// ddr2_test
module ddr2_test
	(
	input  wire          clk,
	input  wire          reset,
	input  wire          writes_en,
	input  wire          reads_en,
	input  wire          calib_done, 
	output reg           ib_re,
	input  wire [31:0]   ib_data,
	input  wire [7:0]    ib_count,  
	input  wire          ib_valid,
	input  wire          ib_empty,
	output reg           ob_we,
	output reg  [31:0]   ob_data,
	input  wire [9:0]    ob_count,
	output reg           p0_rd_en_o, 
	input  wire          p0_rd_empty,
	input  wire [31:0]   p0_rd_data,
	input  wire          p0_cmd_full,
	output reg           p0_cmd_en,
	output reg  [2:0]    p0_cmd_instr,
	output reg  [29:0]   p0_cmd_byte_addr,
	output wire [5:0]    p0_cmd_bl_o, 
	input  wire          p0_wr_full,
	output reg           p0_wr_en,
	output reg  [31:0]   p0_wr_data,
	output wire [3:0]    p0_wr_mask,
	output reg [26:0]		MEMORY_COUNT  
	);
clock: 1.9 ns
lec_check: 0
cap_margin: 20
core_margin: 2
core_utilization: 61
cts_cluster_diameter: 363
cts_cluster_size: 35
gpl_timing_driven: 1
setup_slack_margin: 0.05
slew_margin: 20
tns_end_percent: 70
run.sh (not shown) runs the stock make flow with config.mk's settings and CLKGATE_MAP_FILE=.
The first run ran to the end with violations: negative setup slack.
Change:
Settings changed: CORE_UTILIZATION 61 to 56, CTS_CLUSTER_DIAMETER 363 to not set, CTS_CLUSTER_SIZE 35 to not set, GPL_TIMING_DRIVEN 1 to not set, SETUP_SLACK_MARGIN 0.05 to 0.35, TNS_END_PERCENT 70 to not set.
Clock period 1.9 ns to 1.35 ns, I/O delays scaled along.
Result: With this change the flow stopped in clock tree synthesis (4_1_cts). Synthesized area stays the same. Die area rose by 8.6%. Synthesized cell count does not change.
Change:
Settings changed: CORE_UTILIZATION 56 to 58, PLACE_DENSITY set to 0.6, SETUP_SLACK_MARGIN 0.35 to not set.
=> The changed run never finished: it broke off in clock tree synthesis (4_1_cts) with DPL-0038; area after synthesis is unchanged; synthesized cell count stays the same; die size shrinks by 3.3%.
Change:
Settings changed: CORE_UTILIZATION 58 to 64, PLACE_DENSITY 0.6 to not set.
Clock period 1.35 ns to 1.69 ns, I/O delays scaled along.
After rerunning: The changed run failed in clock tree synthesis (4_1_cts); die area falls by 9.1%; area after synthesis does not change; synthesized cell count does not change.
Change:
Settings changed: CORE_UTILIZATION 64 to 58, SETUP_SLACK_MARGIN set to -0.05.
Clock period 1.69 ns to 1.99 ns, I/O delays scaled along.
With this change the flow finished but fails on negative setup slack; die size goes up by 10%; area after synthesis stays the same; synthesized cell count does not change.
Change:
Settings changed: CORE_UTILIZATION 58 to 40, SETUP_SLACK_MARGIN -0.05 to 0.25.
Clock period 1.99 ns to 1.35 ns, I/O delays scaled along.
The changed run finished with negative setup slack left.
Wire length increases by 33%.
Combinational power increases by 110%.
Worst setup slack got worse by 0.56 ns.
Via count increases by 13%.
Clock skew increases by 0.0070 ns.
Count of clock-buffer cells in the layout decreases by 7.
Design area increases by 31%.
Synthesized area is unchanged.
Worst hold slack got worse by 0.17 ns.
Final cell count increases by 25%.

---

build 45:
Starting RTL as in the previous note.
// ddr2_test
module ddr2_test
	(
	input  wire          clk,
	input  wire          reset,
	input  wire          writes_en,
	input  wire          reads_en,
	input  wire          calib_done, 
	output reg           ib_re,
	input  wire [31:0]   ib_data,
	input  wire [7:0]    ib_count,  
	input  wire          ib_valid,
	input  wire          ib_empty,
	output reg           ob_we,
	output reg  [31:0]   ob_data,
	input  wire [9:0]    ob_count,
	output reg           p0_rd_en_o, 
	input  wire          p0_rd_empty,
	input  wire [31:0]   p0_rd_data,
	input  wire          p0_cmd_full,
	output reg           p0_cmd_en,
	output reg  [2:0]    p0_cmd_instr,
	output reg  [29:0]   p0_cmd_byte_addr,
	output wire [5:0]    p0_cmd_bl_o, 
	input  wire          p0_wr_full,
	output reg           p0_wr_en,
	output reg  [31:0]   p0_wr_data,
	output wire [3:0]    p0_wr_mask,
	output reg [26:0]		MEMORY_COUNT  
	);
clock: 2.44 ns
lec_check: 0
abc_area: 1
cap_margin: 20
core_margin: 2
core_utilization: 66
place_density: 0.6
setup_slack_margin: 0.54
slew_margin: 20
tns_end_percent: 5
For build 20, these inputs were changed with respect to build 45:
--- a/flow/config.mk
+++ b/flow/config.mk
@@ -8 +7,0 @@
-export ABC_AREA = 1
@@ -11 +10,2 @@
-export CORE_UTILIZATION = 66
+export CORE_UTILIZATION = 70
+export CTS_CLUSTER_SIZE = 31
@@ -13 +12,0 @@
-export SETUP_SLACK_MARGIN = 0.54
@@ -15 +13,0 @@
-export TNS_END_PERCENT = 5
==> flow/constraint.sdc <==
create_clock -name core_clock -period 1.46 [get_ports {clk}]
set_input_delay 0.2920 -clock core_clock [delete_from_list [all_inputs] [get_ports {clk}]]
set_output_delay 0.2920 -clock core_clock [all_outputs]
set_load 0.01 [all_outputs]
## What came out
- Run status, build 20: aborted in 3_5_place_dp, error DPL-0038
- For post-synthesis adder-cell area fraction, build 45 and build 20 come out practically identical.
- Changes observed in build 20 relative to build 45: simple-gate area share of the yosys netlist shrank by 6.8 points, post-synth design cell area went down by about 5%.
- Build 20 ends up with a number of rows created at floorplan that is 3 lower than in build 45.
- Higher xor/xnor cell area share of the yosys netlist among build 45 and build 20: build 20
- Looking only at average size of a mapped cell, and setting everything else aside, the higher value of build 45 and build 20 goes to build 20.
- Synthesized cell count (build 20 / build 45): 0.78
- Build 20 vs build 45 — chip area estimate from yosys synthesis dropped by a few percent
Here is what was changed in the inputs of build 91 compared with build 20.
--- a/flow/config.mk
+++ b/flow/config.mk
@@ -10,3 +10,2 @@
-export CORE_UTILIZATION = 70
-export CTS_CLUSTER_SIZE = 31
-export PLACE_DENSITY = 0.6
+export CORE_UTILIZATION = 56
+export SETUP_SLACK_MARGIN = -0.13
==> flow/constraint.sdc <==
create_clock -name core_clock -period 1.35 [get_ports {clk}]
set_input_delay 0.2700 -clock core_clock [delete_from_list [all_inputs] [get_ports {clk}]]
set_output_delay 0.2700 -clock core_clock [all_outputs]
set_load 0.01 [all_outputs]
==> comparison <==
Diff build 20 -> build 91: area inside the core boundary +3000 µm², floorplan utilization -15 points.
Horizontal die dimension grows by more than 10% when moving from build 20 to build 91.
As the logs show, build 91 stopped at 5_1_grt after a tool error, so it never reached the end of the flow.
What ended build 20 was a tool error in 3_5_place_dp; the run never finished.
Modified inputs, build 62 compared to build 91
--- a/flow/config.mk
+++ b/flow/config.mk
@@ -8,0 +9,2 @@
+export CELL_PAD_IN_SITES_DETAIL_PLACEMENT = 2
+export CORE_ASPECT_RATIO = 0.53
@@ -10,2 +12,5 @@
-export CORE_UTILIZATION = 56
-export SETUP_SLACK_MARGIN = -0.13
+export CORE_UTILIZATION = 40
+export CTS_CLUSTER_DIAMETER = 156
+export GPL_ROUTABILITY_DRIVEN = 1
+export PLACE_DENSITY_LB_ADDON = 0.1
+export SETUP_SLACK_MARGIN = -0.02
==> results <==
Of build 62 and build 91, it is build 62 that has the lower chip height.
Build 91 and build 62: no clean run
Build 62 failed in 3_5_place_dp with DPL-0033.
Build 91 did not finish; a tool error ended it in 5_1_grt.
As far as post-synthesis register bit count goes, build 91 and build 62 are indistinguishable; the numbers are identical.
Taking build 91 as the reference, in build 62 chip area from the yosys synthesis statistics shows no meaningful change; adder and majority cell fraction of the synthesized area shows no meaningful change; mux share of post-synthesis cell area shows no meaningful change; area of the mapped netlist shows no meaningful change.
Looking at cell row count, build 62 sits about 14% lower than build 91 does.
[compare] base=build 91 new=build 62: floorplan die width went up by 61%; die size went up by about 40%.
Edits applied to the flow inputs when going from build 62 to build 5:
--- a/flow/config.mk
+++ b/flow/config.mk
@@ -8,3 +8 @@
-export CAP_MARGIN = 20
-export CELL_PAD_IN_SITES_DETAIL_PLACEMENT = 2
-export CORE_ASPECT_RATIO = 0.53
+export CAP_MARGIN = 30
@@ -13,4 +10,0 @@
-export CTS_CLUSTER_DIAMETER = 156
-export GPL_ROUTABILITY_DRIVEN = 1
-export PLACE_DENSITY_LB_ADDON = 0.1
-export SETUP_SLACK_MARGIN = -0.02
==> flow/constraint.sdc <==
create_clock -name core_clock -period 3.4 [get_ports {clk}]
set_input_delay 0.6800 -clock core_clock [delete_from_list [all_inputs] [get_ports {clk}]]
set_output_delay 0.6800 -clock core_clock [all_outputs]
set_load 0.01 [all_outputs]
[summary]
Summary of build 62 and build 5: one run falls short of a clean finish, namely build 62.
Build 62 did not run to completion, as it errored out during 3_5_place_dp.
Build 5 — height of the die 36% higher, build 62 as reference
Die size: build 5 vs build 62, no meaningful difference
On async set-reset flop share out of synthesis, build 62 tracks build 5 almost exactly.
Comparing build 5 and build 62, width of the die is higher on build 62.
Build 62 -> build 5: port buffer count delta 0, exact match
No activity file was given, so power comes from the tool's default toggle rates.
